Setup of run 1:
==> flow/design.v (excerpt) <==
module  ATCONV(
	input		clk,
	input		reset,
	output 	    busy,	
	input		ready,	
	output reg	[11:0]	iaddr,
	input signed [12:0]	idata,
	output	reg 	cwr,
	output  reg	[11:0]	caddr_wr,
	output reg 	[12:0] 	cdata_wr,
	output	reg 	crd,
	output reg	[11:0] 	caddr_rd,
	input 	[12:0] 	cdata_rd,
	output reg 	csel
	);
For scale: about 1600 cells after synthesis, ~110 flip-flops, roughly 82 I/O pins.
make LEC_CHECK=0 ABC_AREA=1 CAP_MARGIN=20 CELL_PAD_IN_SITES_DETAIL_PLACEMENT=2 CORE_ASPECT_RATIO=1.72 CORE_MARGIN=2 CORE_UTILIZATION=40 CTS_CLUSTER_DIAMETER=191 CTS_CLUSTER_SIZE=58 GPL_ROUTABILITY_DRIVEN=0 GPL_TIMING_DRIVEN=0 HOLD_SLACK_MARGIN=0.09 SLEW_MARGIN=20 finish   # period 14.9 ns
run.sh (not shown) runs the stock make flow with config.mk's settings and CLKGATE_MAP_FILE=.
Run 1 closes out successfully: all stages finished, all timing, DRC and antenna checks passed.
For run 2, these inputs were changed with respect to run 1:
- HOLD_SLACK_MARGIN no longer set, was 0.09
- CTS_CLUSTER_SIZE now 36, was 58
- GPL_ROUTABILITY_DRIVEN no longer set, was 0
- CTS_CLUSTER_DIAMETER no longer set, was 191
- GPL_TIMING_DRIVEN no longer set, was 0
- CORE_UTILIZATION now 70, was 40
- ABC_AREA no longer set, was 1
- CELL_PAD_IN_SITES_DETAIL_PLACEMENT no longer set, was 2
- CORE_ASPECT_RATIO no longer set, was 1.72
- the clock period (ns, I/O delays scaled along) now 7.04, was 14.9
### Flow results
The flow completed for run 2, but it is not clean: the layout still shows setup timing. Measured against run 1, the non-filler instance count after layout of run 2 comes out at 0.846 times the reference value. Per the comparison of run 2 with run 1, logic depth of the worst path, buffers included down about 40%.
For run 3, these inputs were changed with respect to run 2:
- changing CORE_UTILIZATION from 70 to 40
- removing CTS_CLUSTER_SIZE (formerly 36)
- changing the clock period (ns, I/O delays scaled along) from 7.04 to 10.0
Results
Summary of run 2 and run 3: one run falls short of a clean finish, namely run 2. Nothing crashed in run 2 and all stages finished; the problem is that the final layout failed, the offending checks being setup timing. Fraction of the cycle the final worst path needs: run 3 vs run 2 down 14 points. [run 3] number of vias in the routed layout fell 1552 relative to run 2. As far as max-capacitance violation count goes, run 3 and run 2 are indistinguishable; the numbers are identical. Any difference in later-pin clock latency in the skew report between run 2 and run 3 is small enough to ignore. The final reports for run 3 and run 2 show number of clock buffers in the layout lower in the former. In the final reports, the cell area of run 3 is smaller than that of run 2. Taking run 2 as the reference, in run 3 core utilization at floorplan decreased 30 points, via count of the first global-routing pass decreased about 14%, net total in the final layout decreased 125.


Setup of job 9224:
The RTL this note starts from:
==> flow/design.v <==
`timescale 1ns/10ps
module  ATCONV(
	input		clk,
	input		reset,
	output 	    busy,	
	input		ready,	
	output reg	[11:0]	iaddr,
	input signed [12:0]	idata,
	output	reg 	cwr,
	output  reg	[11:0]	caddr_wr,
	output reg 	[12:0] 	cdata_wr,
	output	reg 	crd,
	output reg	[11:0] 	caddr_rd,
	input 	[12:0] 	cdata_rd,
	output reg 	csel
	);
	reg [2:0] cur_state, next_state;
	localparam IDLE = 3'd0;
	localparam READ_IMAGE = 3'd1;
	localparam WRITE_MEM0 = 3'd2;
	localparam READ_MEM0 = 3'd3;
	localparam WRITE_MEM1 = 3'd4;
	localparam FINISH = 3'd5;
	reg [5:0] col, row;
	reg [4:0] tempX_L0, tempY_L0;
	reg [3:0] cnt;
	wire [3:0] is_pad;
	assign is_pad[0] = (col < 6'd2);
	assign is_pad[1] = (col > 6'd61);
	assign is_pad[2] = (row < 6'd2);
	assign is_pad[3] = (row > 6'd61);
	assign busy = !(cur_state == FINISH || cur_state == IDLE);
    reg signed [12:0] kernal;
	reg signed [29:0] conv_sum;
	reg [12:0] max;
	always @(posedge clk or posedge reset) begin
		if(reset) cur_state <= IDLE; 
		else cur_state <= next_state;
	end
	always @(*) begin
		case(cur_state)
			IDLE: begin
				if(ready == 1'b1) next_state = READ_IMAGE;
				else next_state = IDLE;
			end
			READ_IMAGE: begin
				if(cnt == 4'd11) next_state = WRITE_MEM0;
				else next_state = READ_IMAGE;
			end
			WRITE_MEM0: begin
				if(row == 6'd63 && col == 6'd63) next_state = READ_MEM0;
				else next_state = READ_IMAGE;
			end
			READ_MEM0: begin
				if(cnt == 4'd5) next_state = WRITE_MEM1;
				else next_state = READ_MEM0;
			end
			WRITE_MEM1: begin
				if(row == 6'd62 && col == 6'd62) next_state = FINISH;
				else next_state = READ_MEM0;
			end
			FINISH: begin
				next_state = IDLE;
			end
			default: begin
				next_state = IDLE;
			end
		endcase
	end
	always @(posedge clk or posedge reset) begin
		if(reset) begin
			col <= 6'd0;
			row <= 6'd0;
			cnt <= 4'd0;
			tempX_L0 <= 5'd0;
			tempY_L0 <= 5'd0;
			csel <= 1'b0;
			cwr <= 1'b0;
			crd <= 1'b0;
			max <= 13'd0;
			iaddr <= 12'd0;
			caddr_rd <= 12'd0;
			caddr_wr <= 12'd0;
			cdata_wr <= 13'd0;
		end
		else begin
			case(cur_state)
				READ_IMAGE: begin
					case(cnt)
						4'd0: begin   
							case({is_pad[2], is_pad[0]})
								2'b00: iaddr <= {row-6'd2, col-6'd2};
								2'b01: iaddr <= {row-6'd2, 6'd0};
								2'b10: iaddr <= {6'd0, col-6'd2};
								2'b11: iaddr <= {6'd0, 6'd0};
						    endcase
							conv_sum <= 30'd0;
						end
						4'd1: begin   
							if(is_pad[2] == 1'b1) iaddr <= {6'd0, col};
							else iaddr <= {row-6'd2, col};
							conv_sum <= $signed(idata) * kernal;
						end
						4'd2: begin   
							case({is_pad[2], is_pad[1]})
								2'b00: iaddr <= {row-6'd2, col+6'd2};
								2'b01: iaddr <= {row-6'd2, 6'd63};
								2'b10: iaddr <= {6'd0, col+6'd2};
								2'b11: iaddr <= {6'd0, 6'd63};
							endcase
							conv_sum <= conv_sum + $signed(idata) * kernal;
						end
						4'd3: begin   
							if(is_pad[0] == 1'b1) iaddr <= {row, 6'd0};
							else iaddr <= {row, col-6'd2};
							conv_sum <= conv_sum + $signed(idata) * kernal;
						end
						4'd4: begin   
							iaddr <= {row, col};
							conv_sum <= conv_sum + $signed(idata) * kernal;
						end
						4'd5: begin   
							if(is_pad[1] == 1'b1) iaddr <= {row, 6'd63};
							else iaddr <= {row, col+6'd2};
							conv_sum <= conv_sum + $signed(idata) * kernal;
						end
						4'd6: begin   
							case({is_pad[3], is_pad[0]})
								2'b00: iaddr <= {row+6'd2, col-6'd2};
								2'b01: iaddr <= {row+6'd2, 6'd0};
								2'b10: iaddr <= {6'd63, col-6'd2};
								2'b11: iaddr <= {6'd63, 6'd0};
							endcase
							conv_sum <= conv_sum + $signed(idata) * kernal;
						end
						4'd7: begin   
							if(is_pad[3] == 1'b1) iaddr <= {6'd63, col};
							else iaddr <= {row+6'd2, col};
							conv_sum <= conv_sum + $signed(idata) * kernal;
						end
						4'd8: begin   
							case({is_pad[3], is_pad[1]})
								2'b00: iaddr <= {row+6'd2, col+6'd2};
								2'b01: iaddr <= {row+6'd2, 6'd63};
								2'b10: iaddr <= {6'd63, col+6'd2};
								2'b11: iaddr <= {6'd63, 6'd63};
							endcase
							conv_sum <= conv_sum + $signed(idata) * kernal;
						end
						4'd9: begin
							conv_sum <= conv_sum + $signed(idata) * kernal;
						end
						4'd10: begin
							conv_sum <= conv_sum + $signed(13'h1FF4);
						end
						4'd11: begin
							caddr_wr <= {row, col};
							cdata_wr <= (conv_sum[16] || conv_sum[16:4] <= 13'd11)? 13'd0 : conv_sum[16:4]-13'd11;
						end
					endcase
					if(cnt == 11) begin
						cnt <= 4'd0;
						cwr <= 1'b1;
						csel <= 1'b0;
					end
					else 
						cnt <= cnt + 4'd1;
				end
				WRITE_MEM0: begin
					cwr <= 1'b0;
					if(col == 6'd63) begin
						col <= 6'd0;
						row <= row + 6'd1;
					end
					else 
						col <= col + 6'd1;
					if(row == 6'd63 && col == 6'd63) begin
						row <= 6'd0;
						col <= 6'd0;
						cwr <= 1'b0;
						crd <= 1'b1;
						csel <= 1'b0;
					end
				end
				READ_MEM0: begin
					case(cnt)
						4'd0: begin
							caddr_rd <= {row, col};
							max <= 13'd0;
						end
						4'd1: begin
							caddr_rd <= {row, col+6'd1};
							max <= cdata_rd;
						end
						4'd2: begin
							caddr_rd <= {row+6'd1, col};
							max <= (max > cdata_rd)? max : cdata_rd; 
						end
						4'd3: begin
							caddr_rd <= {row+6'd1, col+6'd1};
							max <= (max > cdata_rd)? max : cdata_rd; 
						end
						4'd4: begin
							max <= (max > cdata_rd)? max : cdata_rd;
						end
						4'd5: begin 
							caddr_wr <= {tempY_L0, tempX_L0};
							if(max != 13'd0) begin
								if(max[3:0] != 13'd0) cdata_wr <= (max[12:4] + 1) << 4;
								else cdata_wr <= max[12:4] << 4;
							end
							else 
								cdata_wr <= 13'd0;
						end
					endcase
					if(cnt == 4'd5) begin
						cnt <= 4'd0;
						cwr <= 1'b1;
						crd <= 1'b0;
						csel <= 1'b1;
					end
					else 
						cnt <= cnt + 4'd1;
				end
				WRITE_MEM1: begin
					if(tempX_L0 == 5'd31) begin
						tempY_L0 <= tempY_L0 + 5'd1;
						tempX_L0 <= 5'd0;
					end
					else 
						tempX_L0 <= tempX_L0 + 5'd1;
					if(col == 6'd62) begin
						col <= 6'd0;
						row <= row + 6'd2;
					end
					else
						col <= col + 6'd2;
					if(row == 6'd62 && col == 6'd62) begin
						cwr <= 1'b0;
						crd <= 1'b0;
						csel <= 1'b0;
					end
					else begin
						cwr <= 1'b0;
						crd <= 1'b1;
						csel <= 1'b0;
					end
				end
				FINISH: begin
					row <= 6'd0;
					col <= 6'd0;
					tempX_L0 <= 5'd0;
					tempY_L0 <= 5'd0;
				end
			endcase
		end
	end
	always @(*) begin
		case(cnt)
			4'd1: kernal = 13'h1FFF;
			4'd2: kernal = 13'h1FFE;
			4'd3: kernal = 13'h1FFF;
			4'd4: kernal = 13'h1FFC;
			4'd5: kernal = 13'h0010;
			4'd6: kernal = 13'h1FFC;
			4'd7: kernal = 13'h1FFF;
			4'd8: kernal = 13'h1FFE;
			4'd9: kernal = 13'h1FFF;
			default: kernal = 13'h0;
		endcase
	end
endmodule
Settings: LEC_CHECK=0, CAP_MARGIN=20, CORE_MARGIN=2, CORE_UTILIZATION=70, CTS_CLUSTER_SIZE=36, SETUP_SLACK_MARGIN=1.45, SLEW_MARGIN=20; clock period 4.88 ns.
Job 9224: it failed with a tool error in 5_1_grt, so there are no final results.
### job 9224 -> job 2753
Settings: CTS_CLUSTER_SIZE no longer set, was 36; CORE_UTILIZATION now 40, was 70; SETUP_SLACK_MARGIN no longer set, was 1.45; the clock period (ns, I/O delays scaled along) now 8.79, was 4.88.
[summary]
The remaining runs in job 2753 and job 9224 completed every stage, whereas job 9224 halted early. No final results exist for job 9224, since it was stopped by error GRT-0232 during 5_1_grt. Comparing job 2753 against job 9224, there is no change at all in count of pins on the block boundary. Looking at die width, job 2753 sits above job 9224. Area of the chip was higher in job 2753 than in job 9224. Count of standard-cell rows delta for job 2753 relative to job 9224: about 32% higher. Taking job 9224 as the reference, in job 2753 count of buffers added by post-CTS timing repair for setup has decreased, final weighted congestion of routability-driven global placement has decreased, placement-stage worst setup slack has increased, post-cts repair resize count has decreased. Job 2753 -> job 9224: area share of xor/xnor cells in the synthesized design flat.
The following lists how job 2478 was set up differently from job 2753:
Settings: changing CORE_UTILIZATION from 40 to 64; setting PLACE_DENSITY to 0.43 for the first time; changing the clock period (ns, I/O delays scaled along) from 8.79 to 7.21.
Findings:
Going from job 2753 to job 2478, global-route usage grows by 13 points. Job 2478 vs job 2753: filler cell count down. Sort job 2478 and job 2753 by placed cell count asc -> top: job 2478. Against job 2753 as the reference, job 2478 delivers a higher final net count.
Relative to job 2478, the following input files were edited for job 612:
Settings: ABC_AREA newly set to 1; CORE_UTILIZATION changed from 64 to 22; PLACE_DENSITY removed (was 0.43); the clock period (ns, I/O delays scaled along) changed from 7.21 to 10.0.
[summary]
- From job 612 to job 2478, setup TNS did not move at all.
- Delta (job 612 minus job 2478): global-route usage shows a reduction of 21 points, cell area shows a reduction of 6.7%, final setup slack of the worst path shows an increase of 1.09 ns.


## v37
RTL: the design.v shown in full above, as it stands there.
clock: 10.2 ns
lec_check: 0
abc_area: 0
cap_margin: 20
cell_pad_in_sites_detail_placement: 2
cell_pad_in_sites_global_placement: 2
core_aspect_ratio: 1.72
core_margin: 7
core_utilization: 40
cts_cluster_diameter: 191
cts_cluster_size: 58
gpl_routability_driven: 1
gpl_timing_driven: 1
hold_slack_margin: 0.09
min_routing_layer: met2
place_density: 0.68
slew_margin: 35
tns_end_percent: 20
Setup changes, v37 to v5
==> flow/config.mk <==
export PLATFORM = sky130hd
export DESIGN_NAME = ATCONV
export DESIGN_NICKNAME = ATCONV
export VERILOG_FILES = /design/flow/design.v
export SDC_FILE = /design/flow/constraint.sdc
export NUM_CORES = 4
export LEC_CHECK = 0
export CAP_MARGIN = 20
export CORE_MARGIN = 2
export CORE_UTILIZATION = 54
export SETUP_SLACK_MARGIN = 1.55
export SLEW_MARGIN = 20
==> flow/constraint.sdc <==
create_clock -name core_clock -period 8.68 [get_ports {clk}]
set_input_delay 1.7360 -clock core_clock [delete_from_list [all_inputs] [get_ports {clk}]]
set_output_delay 1.7360 -clock core_clock [all_outputs]
set_load 0.01 [all_outputs]
==> results <==
v5 vs v37 on global-route usage: v5 is the lower one.
Taking v37 as the reference point, the flop-to-flop setup slack of v5 falls by 470 ps.
v37 has a higher sequential share of layout area than v5.
Re met1 wire length: v5 is 13 mm up on v37.
In the metrics for v5 and v37, the one carrying the lower total length of routed wires is v5.
In v5 the placed wire-length estimate after detailed placement turned out 28% lower than in v37.
Per the comparison of v5 with v37, share of the final layout cell area in multi-input gates picked up an extra 0.72 points; post-placement cell area held.
The following lists how v57 was set up differently from v5:
--- a/flow/config.mk
+++ b/flow/config.mk
@@ -8,5 +8,5 @@
 export CAP_MARGIN = 20
 export CORE_MARGIN = 2
-export CORE_UTILIZATION = 54
-export SETUP_SLACK_MARGIN = 1.55
+export CORE_UTILIZATION = 72
+export PLACE_DENSITY_LB_ADDON = 0.26
 export SLEW_MARGIN = 20
==> flow/constraint.sdc <==
create_clock -name core_clock -period 7.2 [get_ports {clk}]
set_input_delay 1.4400 -clock core_clock [delete_from_list [all_inputs] [get_ports {clk}]]
set_output_delay 1.4400 -clock core_clock [all_outputs]
set_load 0.01 [all_outputs]
--- outcome ---
- From v57 to v5, count of buffers inserted at the top-level ports did not move at all.
- Horizontal extent of the die (v57 vs. v5) decreases by more than 10%
- Between v5 and v57, placeable core region is higher for v5, v57 comes in under that.
- Re height of the die: v5 was higher than v57.
- Between v5 and v57, the difference in unique cell type count in the Yosys netlist is negligible.
- v57: setup fix buffers added after clock tree synthesis is 9 lower than what v5 reported.
- v57 terminated abnormally: 5_1_grt reported GRT-0232.
- v5 has a lower routability congestion estimate than v57.
- Die outline area of v57 falls short of that of v5 by more than 10%.
- v57 against v5: initial cell density of the core moved up, placement-stage worst setup slack lost 1170 ps.
Edits applied to the flow inputs when going from v57 to v49:
--- a/flow/config.mk
+++ b/flow/config.mk
@@ -6,7 +6,9 @@
 export NUM_CORES = 4
 export LEC_CHECK = 0
+export ABC_AREA = 1
 export CAP_MARGIN = 20
+export CORE_ASPECT_RATIO = 0.69
 export CORE_MARGIN = 2
 export CORE_UTILIZATION = 72
-export PLACE_DENSITY_LB_ADDON = 0.26
+export PLACE_DENSITY = 0.42
 export SLEW_MARGIN = 20
==> flow/constraint.sdc <==
create_clock -name core_clock -period 4.0 [get_ports {clk}]
set_input_delay 0.8000 -clock core_clock [delete_from_list [all_inputs] [get_ports {clk}]]
set_output_delay 0.8000 -clock core_clock [all_outputs]
set_load 0.01 [all_outputs]
==> comparison <==
In the summary table, v49 is marked failed, with error DPL-0033 raised in 4_1_cts.
v57 -> v49: part of the Yosys area used for sequential elements flat
v49 vs. v57: horizontal extent of the die picked up an extra about 20%; area of the placeable core down about 0.6%; area fraction in full adders, half adders and majority gates lower; die area roughly the same; post-place setup slack shrank by 2630 ps.
Going from v57 to v49, synthesized cell area flat, post-synth net total up 226, gate count after technology mapping up about 17%, area share of and-or/or-and cells after synthesis down 4.0 points.
Any difference in proportion of synthesized flip-flops having asynchronous set or reset between v49 and v57 is small enough to ignore.
Edits applied to the flow inputs when going from v49 to v55:
--- a/flow/config.mk
+++ b/flow/config.mk
@@ -6,9 +6,8 @@
 export NUM_CORES = 4
 export LEC_CHECK = 0
-export ABC_AREA = 1
 export CAP_MARGIN = 20
-export CORE_ASPECT_RATIO = 0.69
 export CORE_MARGIN = 2
 export CORE_UTILIZATION = 72
-export PLACE_DENSITY = 0.42
+export CTS_CLUSTER_SIZE = 60
+export PLACE_DENSITY_LB_ADDON = 0.26
 export SLEW_MARGIN = 20
==> flow/constraint.sdc <==
create_clock -name core_clock -period 7.01 [get_ports {clk}]
set_input_delay 1.4020 -clock core_clock [delete_from_list [all_inputs] [get_ports {clk}]]
set_output_delay 1.4020 -clock core_clock [all_outputs]
set_load 0.01 [all_outputs]
### Flow results
Re count of buffers inserted at the top-level ports: no difference whatsoever between v55 and v49. The area after synthesis of v55 and that of v49 are within noise of each other. Width of the die (higher): v49. Overall die height for v55: 22 µm up relative to v49. | v55 | all stages done | FAIL | setup timing |.
